==> build 9 <==
Design ame_sobel_filter, start of the top module:
module ame_sobel_filter #(
    parameter LINE_DATA_BITS = 7,
    parameter COMP_DATA_BITS = 8
) (
    input logic clk_i,
    input logic rst_n_i,
    input  logic comp_init_i,
    output logic comp_done_o,
    input logic [5:0] [LINE_DATA_BITS-1:0] line_data_i,
    output logic [3:0] [3:0] [COMP_DATA_BITS-1:0] comp_data_o
);
Settings: LEC_CHECK=0, CAP_MARGIN=30, CELL_PAD_IN_SITES_GLOBAL_PLACEMENT=3, CORE_ASPECT_RATIO=0.5, CORE_MARGIN=2, CORE_UTILIZATION=40, CTS_CLUSTER_DIAMETER=342, CTS_CLUSTER_SIZE=99, PLACE_DENSITY=0.6, SLEW_MARGIN=20; clock period 5.0 ns.
run.sh (not shown) runs the stock make flow with config.mk's settings and CLKGATE_MAP_FILE=.
==> build 94: changes against build 9 <==
- ABC_AREA: not set -> 1
- CAP_MARGIN: 30 -> 20
- CELL_PAD_IN_SITES_GLOBAL_PLACEMENT: 3 -> not set
- CORE_UTILIZATION: 40 -> 25
- CTS_CLUSTER_DIAMETER: 342 -> 216
- CTS_CLUSTER_SIZE: 99 -> 98
- PLACE_DENSITY: 0.6 -> 0.89
- SETUP_SLACK_MARGIN: not set -> -0.32
- TNS_END_PERCENT: not set -> 5
==> build 57: changes against build 9 <==
- CAP_MARGIN: 30 -> 20
- CELL_PAD_IN_SITES_GLOBAL_PLACEMENT: 3 -> not set
- CORE_ASPECT_RATIO: 0.5 -> not set
- CORE_UTILIZATION: 40 -> 66
- CTS_CLUSTER_DIAMETER: 342 -> not set
- CTS_CLUSTER_SIZE: 99 -> 41
- PLACE_DENSITY: 0.6 -> not set
==> flow/constraint.sdc (replaced) <==
create_clock -name core_clock -period 3.1 [get_ports {clk_i}]
set_input_delay 0.6200 -clock core_clock [delete_from_list [all_inputs] [get_ports {clk_i}]]
set_output_delay 0.6200 -clock core_clock [all_outputs]
set_load 0.01 [all_outputs]
==> results.sh <==
# flow metrics
export IMPL_grt_util_met2_pct=26.9
export IMPL_status="finished clean"
export IMPL_comb_share_pct=55.6
export IMPL_synth_nets=2474
export IMPL_antenna_found_initial=2
export IMPL_path_class="in2reg"
export IMPL_cp_cell_sequence="clkdlybuf4s50_1 > inv_1 > fa_1 > inv_1 > fa_1 > ha_1 > fa_1 > nand3_1 > nand2_1 > nand2_1 > nand3_1 > nand2_1 > inv_1 > a21oi_1"
export IMPL_crit_slowest_cell="clkdlybuf4s50_1"
export IMPL_final_instance_count_excl_fill=3130
export IMPL_finalInstanceArea_um2=18800
export IMPL_finalCritPeriodShare_pct=79.3
export IMPL_routabilityCongestion=0.977
export IMPL_chipArea_um2=64500
export IMPL_wirelength_mm=53.4
# the run above: build 94

==> results.sh <==
# flow metrics
export IMPL_status="finished clean"
export IMPL_pre_cts_ws_ns=0.395
export IMPL_synth_nets=1811
export IMPL_met3_usage_pct=4.46
export IMPL_mux_share_pct=0
export IMPL_io_pins=174
export IMPL_path_class="in2reg"
export IMPL_wirelength_mm=47.4
export IMPL_comb_share_pct=55.9
export IMPL_grt_util_met2_pct=41.2
export IMPL_crit_slowest_cell="fa_1"
export IMPL_switching_share_pct=45.3
export IMPL_final_instance_count_excl_fill=2123
export IMPL_finalCritPeriodShare_pct=83.4
export IMPL_cpPeakStageDelay_ns=0.54
# the run above: build 9

==> results.sh <==
# flow metrics
export IMPL_status="stopped before the end"
export IMPL_stop_stage="global routing"
export IMPL_error="[ERROR GRT-0232] Routing congestion too high. Check the congestion heatmap in the GUI."
export IMPL_synth_nets=1811
export IMPL_grt_util_met2_pct=92.3
export IMPL_top_logic_kind="adder cells"
export IMPL_busiest_layer="met2"
export IMPL_synthesis_area_um2=14200
export IMPL_routabilityCongestion=0.929
export IMPL_ys_flops=136
export IMPL_chipArea_um2=22700
export IMPL_synth_xor_area_share_pct=6.08
# the run above: build 57



==> job 6636 <==
ame_sobel_filter again, from the RTL that the note above started with.
==> flow/config.mk <==
export PLATFORM = sky130hd
export DESIGN_NAME = ame_sobel_filter
export DESIGN_NICKNAME = ame_sobel_filter
export VERILOG_FILES = /design/flow/design.v
export SDC_FILE = /design/flow/constraint.sdc
export NUM_CORES = 4
export LEC_CHECK = 0
export CAP_MARGIN = 20
export CELL_PAD_IN_SITES_DETAIL_PLACEMENT = 2
export CORE_ASPECT_RATIO = 1.88
export CORE_MARGIN = 2
export CORE_UTILIZATION = 61
export CTS_CLUSTER_DIAMETER = 356
export GPL_ROUTABILITY_DRIVEN = 0
export GPL_TIMING_DRIVEN = 0
export MAX_ROUTING_LAYER = met4
export SETUP_SLACK_MARGIN = 1.64
export SLEW_MARGIN = 20
==> flow/constraint.sdc <==
create_clock -name core_clock -period 7.68 [get_ports {clk_i}]
set_input_delay 1.5360 -clock core_clock [delete_from_list [all_inputs] [get_ports {clk_i}]]
set_output_delay 1.5360 -clock core_clock [all_outputs]
set_load 0.01 [all_outputs]
==> job 4964 (differences from job 6636) <==
==> flow/config.mk (replaced) <==
export PLATFORM = sky130hd
export DESIGN_NAME = ame_sobel_filter
export DESIGN_NICKNAME = ame_sobel_filter
export VERILOG_FILES = /design/flow/design.v
export SDC_FILE = /design/flow/constraint.sdc
export NUM_CORES = 4
export LEC_CHECK = 0
export CAP_MARGIN = 20
export CORE_MARGIN = 2
export CORE_UTILIZATION = 72
export PLACE_DENSITY = 0.92
export SLEW_MARGIN = 20
==> flow/constraint.sdc (replaced) <==
create_clock -name core_clock -period 3.11 [get_ports {clk_i}]
set_input_delay 0.6220 -clock core_clock [delete_from_list [all_inputs] [get_ports {clk_i}]]
set_output_delay 0.6220 -clock core_clock [all_outputs]
set_load 0.01 [all_outputs]
==> job 8705 (differences from job 6636) <==
==> flow/config.mk (replaced) <==
export PLATFORM = sky130hd
export DESIGN_NAME = ame_sobel_filter
export DESIGN_NICKNAME = ame_sobel_filter
export VERILOG_FILES = /design/flow/design.v
export SDC_FILE = /design/flow/constraint.sdc
export NUM_CORES = 4
export LEC_CHECK = 0
export ABC_AREA = 1
export CAP_MARGIN = 20
export CORE_MARGIN = 2
export CORE_UTILIZATION = 67
export CTS_CLUSTER_SIZE = 73
export SLEW_MARGIN = 20
==> flow/constraint.sdc (replaced) <==
create_clock -name core_clock -period 3.87 [get_ports {clk_i}]
set_input_delay 0.7740 -clock core_clock [delete_from_list [all_inputs] [get_ports {clk_i}]]
set_output_delay 0.7740 -clock core_clock [all_outputs]
set_load 0.01 [all_outputs]
==> results <==
Job 4964 stopped in 4_1_cts. Job 6636 did not get past 3_5_place_dp on DPL-0033. Job 8705 finished clean.
Die area: job 4964 < job 8705 < job 6636.
Of job 6636 and job 8705, job 8705 has the higher area after synthesis (gap about 9%, measured against job 8705).
Synthesized cell count is the same in job 4964 and job 6636.
